==> inputs of run H <==
## axis_matmul2x2
module axis_matmul2x2(
    input                       clk             ,
    input                       rst             ,
    input                       s_axis_tvalid   ,
    input     [31 : 0]          s_axis_tdata    ,
    input                       s_axis_tlast    ,
    output                      s_axis_tready   ,
    output                      m_axis_tvalid   ,
    output    [31 : 0]          m_axis_tdata    ,
    output                      m_axis_tlast    ,
    input                       m_axis_tready   
);
==> flow/config.mk <==
export PLATFORM = sky130hd
export DESIGN_NAME = axis_matmul2x2
export DESIGN_NICKNAME = axis_matmul2x2
export VERILOG_FILES = /design/flow/design.v
export SDC_FILE = /design/flow/constraint.sdc
export NUM_CORES = 4
export LEC_CHECK = 0
export ABC_AREA = 0
export CAP_MARGIN = 20
export CELL_PAD_IN_SITES_DETAIL_PLACEMENT = 2
export CELL_PAD_IN_SITES_GLOBAL_PLACEMENT = 1
export CORE_ASPECT_RATIO = 1.29
export CORE_MARGIN = 7
export CORE_UTILIZATION = 52
export CTS_CLUSTER_DIAMETER = 57
export CTS_CLUSTER_SIZE = 22
export HOLD_SLACK_MARGIN = 0.07
export MIN_ROUTING_LAYER = met2
export PLACE_DENSITY = 0.47
export SLEW_MARGIN = 10
==> flow/constraint.sdc <==
create_clock -name core_clock -period 10.0 [get_ports {clk}]
set_input_delay 2.0000 -clock core_clock [delete_from_list [all_inputs] [get_ports {clk}]]
set_output_delay 2.0000 -clock core_clock [all_outputs]
set_load 0.01 [all_outputs]
run.sh (not shown) runs the stock make flow with config.mk's settings and CLKGATE_MAP_FILE=.
==> inputs of run P, as changes to run H <==
Settings changed: ABC_AREA 0 to not set, CELL_PAD_IN_SITES_DETAIL_PLACEMENT 2 to not set, CORE_ASPECT_RATIO 1.29 to not set, CORE_MARGIN 7 to 2, CORE_UTILIZATION 52 to 47, CTS_CLUSTER_DIAMETER 57 to not set, CTS_CLUSTER_SIZE 22 to not set, HOLD_SLACK_MARGIN 0.07 to not set, MIN_ROUTING_LAYER met2 to not set, PLACE_DENSITY 0.47 to 0.87, SLEW_MARGIN 10 to 20, TNS_END_PERCENT set to 85.
==> flow/constraint.sdc (replaced) <==
create_clock -name core_clock -period 7.83 [get_ports {clk}]
set_input_delay 1.5660 -clock core_clock [delete_from_list [all_inputs] [get_ports {clk}]]
set_output_delay 1.5660 -clock core_clock [all_outputs]
set_load 0.01 [all_outputs]
==> inputs of run C, as changes to run H <==
Settings changed: ABC_AREA 0 to not set, CELL_PAD_IN_SITES_DETAIL_PLACEMENT 2 to not set, CELL_PAD_IN_SITES_GLOBAL_PLACEMENT 1 to not set, CORE_ASPECT_RATIO 1.29 to not set, CORE_MARGIN 7 to 2, CORE_UTILIZATION 52 to 68, CTS_CLUSTER_DIAMETER 57 to not set, CTS_CLUSTER_SIZE 22 to not set, HOLD_SLACK_MARGIN 0.07 to not set, MIN_ROUTING_LAYER met2 to not set, PLACE_DENSITY 0.47 to not set, SLEW_MARGIN 10 to 20.
==> flow/constraint.sdc (replaced) <==
create_clock -name core_clock -period 5.81 [get_ports {clk}]
set_input_delay 1.1620 -clock core_clock [delete_from_list [all_inputs] [get_ports {clk}]]
set_output_delay 1.1620 -clock core_clock [all_outputs]
set_load 0.01 [all_outputs]
==> notes <==
Run C finished but failed the layout checks on negative setup slack. Run H aborted during clock tree synthesis (4_1_cts). Run P went through all stages and came out clean.
In run C the sequential power is larger than in run P, by 35%.
Non-clock buffer count: run C is higher than run P (7).
In synthesized area, run H and run C do not differ.
Between run P and run C, the lower combinational power is in run P (gap 29%, measured against run C).
Between run P and run C, the lower clock skew is in run C (gap 0.012 ns).

========
==> job 1752 <==
axis_matmul2x2 again, from the RTL that the note above started with.
export LEC_CHECK = 0
export ABC_AREA = 1
export CAP_MARGIN = 20
export CORE_ASPECT_RATIO = 1.29
export CORE_MARGIN = 7
export CORE_UTILIZATION = 52
export CTS_CLUSTER_DIAMETER = 57
export CTS_CLUSTER_SIZE = 35
export HOLD_SLACK_MARGIN = 0.07
export SLEW_MARGIN = 10
create_clock -name core_clock -period 6.48 [get_ports {clk}]
==> job 9711 (differences from job 1752) <==
==> flow/config.mk (replaced) <==
export PLATFORM = sky130hd
export DESIGN_NAME = axis_matmul2x2
export DESIGN_NICKNAME = axis_matmul2x2
export VERILOG_FILES = /design/flow/design.v
export SDC_FILE = /design/flow/constraint.sdc
export NUM_CORES = 4
export LEC_CHECK = 0
export CAP_MARGIN = 20
export CORE_MARGIN = 2
export CORE_UTILIZATION = 65
export SLEW_MARGIN = 20
==> flow/constraint.sdc (replaced) <==
create_clock -name core_clock -period 3.98 [get_ports {clk}]
set_input_delay 0.7960 -clock core_clock [delete_from_list [all_inputs] [get_ports {clk}]]
set_output_delay 0.7960 -clock core_clock [all_outputs]
set_load 0.01 [all_outputs]
==> job 2121 (differences from job 1752) <==
--- a/flow/config.mk
+++ b/flow/config.mk
@@ -5,12 +5,14 @@
 export SDC_FILE = /design/flow/constraint.sdc
 export NUM_CORES = 4
 export LEC_CHECK = 0
-export ABC_AREA = 1
+export ABC_AREA = 0
 export CAP_MARGIN = 20
+export CELL_PAD_IN_SITES_GLOBAL_PLACEMENT = 3
 export CORE_ASPECT_RATIO = 1.29
 export CORE_MARGIN = 7
 export CORE_UTILIZATION = 52
 export CTS_CLUSTER_DIAMETER = 57
 export CTS_CLUSTER_SIZE = 35
 export HOLD_SLACK_MARGIN = 0.07
+export SETUP_SLACK_MARGIN = -0.44
 export SLEW_MARGIN = 10
==> job 667 (differences from job 1752) <==
==> flow/config.mk (replaced) <==
export PLATFORM = sky130hd
export DESIGN_NAME = axis_matmul2x2
export DESIGN_NICKNAME = axis_matmul2x2
export VERILOG_FILES = /design/flow/design.v
export SDC_FILE = /design/flow/constraint.sdc
export NUM_CORES = 4
export LEC_CHECK = 0
export CAP_MARGIN = 20
export CORE_MARGIN = 2
export CORE_UTILIZATION = 40
export SLEW_MARGIN = 20
==> flow/constraint.sdc (replaced) <==
create_clock -name core_clock -period 7.5 [get_ports {clk}]
set_input_delay 1.5000 -clock core_clock [delete_from_list [all_inputs] [get_ports {clk}]]
set_output_delay 1.5000 -clock core_clock [all_outputs]
set_load 0.01 [all_outputs]
==> summary of the runs <==
Job 2121 never finished: it broke off in global placement without I/O. Job 667 passed the timing, design-rule and antenna checks. Job 9711 finished but fails on negative setup slack. Job 1752 finished clean.
In job 1752 the synthesized area is lower than in job 2121, by 2.4%.
Fmax: job 667 < job 9711 < job 1752.
Clock power: job 667 is smaller than job 9711 (44%).
The lowest sequential power belongs to job 667, the highest to job 9711.
Against job 1752, the combinational power of job 667 is larger by about 12%.
Clock skew: job 1752 is higher than job 667 (0.0025 ns).
Worst hold slack: job 9711 is better than job 1752 (0.0027 ns).
Wire length: job 1752 > job 9711 > job 667.
Die area, lowest first: job 9711, job 1752, job 2121, job 667.
Power is estimated from default activity; no workload was simulated.
